Setup of run A:
Design bfp_comp, start of the top module:
module bfp_comp (
    input logic clk,
    input logic rst,
    input logic  [63:0] s_axis_tdata,
    input logic  [ 7:0] s_axis_tkeep,
    input logic s_axis_tvalid,
    input logic s_axis_tlast,
    input logic  [31:0] s_axis_tuser,
    output logic [63:0] m_axis_tdata,
    output logic [ 7:0] m_axis_tkeep,
    output logic m_axis_tvalid,
    output logic m_axis_tlast,
    output logic [31:0] m_axis_tuser,
    input logic  [ 3:0] ctrl_ud_comp_meth,
    input logic  [ 3:0] ctrl_ud_iq_width
);
  logic [63:0] s_axis_tdata_reversed;
  logic [63:0] data0;
  logic        valid0;
  logic        last0;
  logic [31:0] user0;
  logic        sync0;
  logic [ 3:0] ud_iq_width;
  logic [63:0] d0_data;
  logic [ 2:0] d0_state;
  logic        d0_valid;
  logic        d0_sync;
  logic        d0_last;
  logic [31:0] fifo_din;
  logic        fifo_wr;
  logic [31:0] fifo_dout;
  logic        fifo_rd;
  assign s_axis_tdata_reversed = bfp_pkg::byte_reverse(s_axis_tdata);
  always_ff @(posedge clk) begin
    data0  <= s_axis_tdata_reversed;
    valid0 <= s_axis_tvalid;
    last0  <= s_axis_tlast;
    user0  <= s_axis_tuser;
  end
  always_ff @(posedge clk) begin
    if (rst || (valid0 && last0)) begin
      sync0 <= 1'b0;
    end else if (valid0) begin
      sync0 <= 1'b1;
    end
  end
  assign fifo_din = user0;
  assign fifo_wr  = valid0 && ~sync0;
  assign fifo_rd  = d0_valid & ~d0_sync;
  always_ff @(posedge clk) begin
    if (fifo_rd) begin
      m_axis_tuser <= fifo_dout;
    end
  end
  always_ff @(posedge clk) begin
    if (ctrl_ud_comp_meth == 1) begin
      ud_iq_width <= ctrl_ud_iq_width;
    end else begin
      ud_iq_width <= '0;
    end
  end
  ...
==> flow/config.mk <==
export PLATFORM = sky130hd
export DESIGN_NAME = bfp_comp
export DESIGN_NICKNAME = bfp_comp
export VERILOG_FILES = /design/flow/design.v
export SDC_FILE = /design/flow/constraint.sdc
export NUM_CORES = 4
export LEC_CHECK = 0
export CAP_MARGIN = 20
export CORE_MARGIN = 2
export CORE_UTILIZATION = 68
export CTS_CLUSTER_DIAMETER = 97
export SLEW_MARGIN = 20
==> flow/constraint.sdc <==
create_clock -name core_clock -period 5.86 [get_ports {clk}]
set_input_delay 1.1720 -clock core_clock [delete_from_list [all_inputs] [get_ports {clk}]]
set_output_delay 1.1720 -clock core_clock [all_outputs]
set_load 0.01 [all_outputs]
run.sh (not shown) runs the stock make flow with config.mk's settings and CLKGATE_MAP_FILE=.
Run A finished every step from synthesis to the final layout, and the layout passed the timing, DRC and antenna checks.
Here is what was changed in the inputs of run B compared with run A.
- CTS_CLUSTER_DIAMETER no longer set, was 97
- CORE_UTILIZATION now 70, was 68
- the clock period (ns, I/O delays scaled along) now 4.13, was 5.86
Notes after the runs:
FAIL: run B; every other run in run B and run A is clean. Diff run B and run A: time the final worst path needs with I/O delays and setup higher in run A. Compared with run A, in run B data required time at the worst endpoint dropped 1690 ps; non-clock buffer count climbed 76%. Wire: run B routes more than run A. Sort run B and run A by flop share of the area, descending, and run A comes first. Via count of the routed design ended up 2921 higher on run B than on run A. Looking at run B and run A, the share of flip-flops with an asynchronous set or reset after synthesis is a wash. Measured against each other, run B and run A differ in highest achievable clock rate, the higher figure coming from run B. When run B is measured against run A, its per-cell via count in the routed design turns out 1.8% higher. Relative to run A, the setup TNS after final layout of run B is lower by 6740 ps.
### run B -> run C
- CORE_UTILIZATION: 70 -> 40
- the clock period (ns, I/O delays scaled along): 4.13 -> 8.138
Findings:
Relative to run B, run C improves final area. Summary of the comparison: overall power consumption is lower in run C, relative to run B. Run C vs. run B: total placed cells including tap cells went up by about 13%. Vertical die dimension on run C is up relative to run B. Detailed-routing iteration count for the pre-antenna-repair pass, run B and run C, higher one = run C. Die: run C bigger than run B. Run C went all the way through the flow, and no timing, DRC or antenna check failed.

bfp_comp again, from the RTL that the note above started with.
Settings: LEC_CHECK=0, CAP_MARGIN=35, CELL_PAD_IN_SITES_DETAIL_PLACEMENT=2, CORE_MARGIN=2, CORE_UTILIZATION=20, GPL_ROUTABILITY_DRIVEN=1, MAX_ROUTING_LAYER=met4, PLACE_DENSITY_LB_ADDON=0.3, SETUP_SLACK_MARGIN=-0.09, SLEW_MARGIN=20, TNS_END_PERCENT=30; clock period 4.79 ns.
The first run went through all stages and came out clean.
Rerun with:
Settings changed: CAP_MARGIN 35 to 20, CELL_PAD_IN_SITES_DETAIL_PLACEMENT 2 to not set, CORE_UTILIZATION 20 to 66, GPL_ROUTABILITY_DRIVEN 1 to not set, MAX_ROUTING_LAYER met4 to not set, PLACE_DENSITY_LB_ADDON 0.3 to not set, SETUP_SLACK_MARGIN -0.09 to not set, TNS_END_PERCENT 30 to not set.
Clock period 4.79 ns to 4.05 ns, I/O delays scaled along.
The changed run completed, yet does not pass: negative setup slack.
Setup slack is worse by 0.39 ns.
Design area is lower by a few percent.
Non-clock buffer count is higher by 121.
Wire length is lower by about a fifth.
Area after synthesis does not change.
Power is higher by roughly a tenth.
Via count is about the same.
Register-to-register slack is worse by 0.39 ns.
Clock skew is lower by 0.032 ns.
Synthesized cell count does not change.
Global-route usage is higher by 23 points.
Rerun with:
Settings changed: ABC_AREA set to 1, CORE_UTILIZATION 66 to 72, CTS_CLUSTER_SIZE set to 15, PLACE_DENSITY_LB_ADDON set to 0.01, SETUP_SLACK_MARGIN set to 0.77.
Clock period 4.05 ns to 3.84 ns, I/O delays scaled along.
Outcome: The new run finished but fails on negative setup slack; cell area climbs by 1.4%; final cell count climbs by 17%; clock-buffer cell count goes up by 26.
Rerun with:
Settings changed: ABC_AREA 1 to not set, CORE_UTILIZATION 72 to 60, CTS_CLUSTER_SIZE 15 to not set, PLACE_DENSITY_LB_ADDON 0.01 to not set, SETUP_SLACK_MARGIN 0.77 to 1.63.
Clock period 3.84 ns to 5.86 ns, I/O delays scaled along.
The new run produced a clean layout; sequential cell count does not change; total power drops by 45%; final cell count drops by 15%.
Rerun with:
Settings changed: ABC_AREA set to 1, CAP_MARGIN 20 to 10, CORE_UTILIZATION 60 to 72, CTS_CLUSTER_DIAMETER set to 246, SETUP_SLACK_MARGIN 1.63 to not set.
Clock period 5.86 ns to 3.38 ns, I/O delays scaled along.
The changed run finished but fails on negative setup slack; die area fell by 17%; power grows by about 100%; worst setup slack got worse by 2.1 ns.
Power and IR drop assume default switching activity.
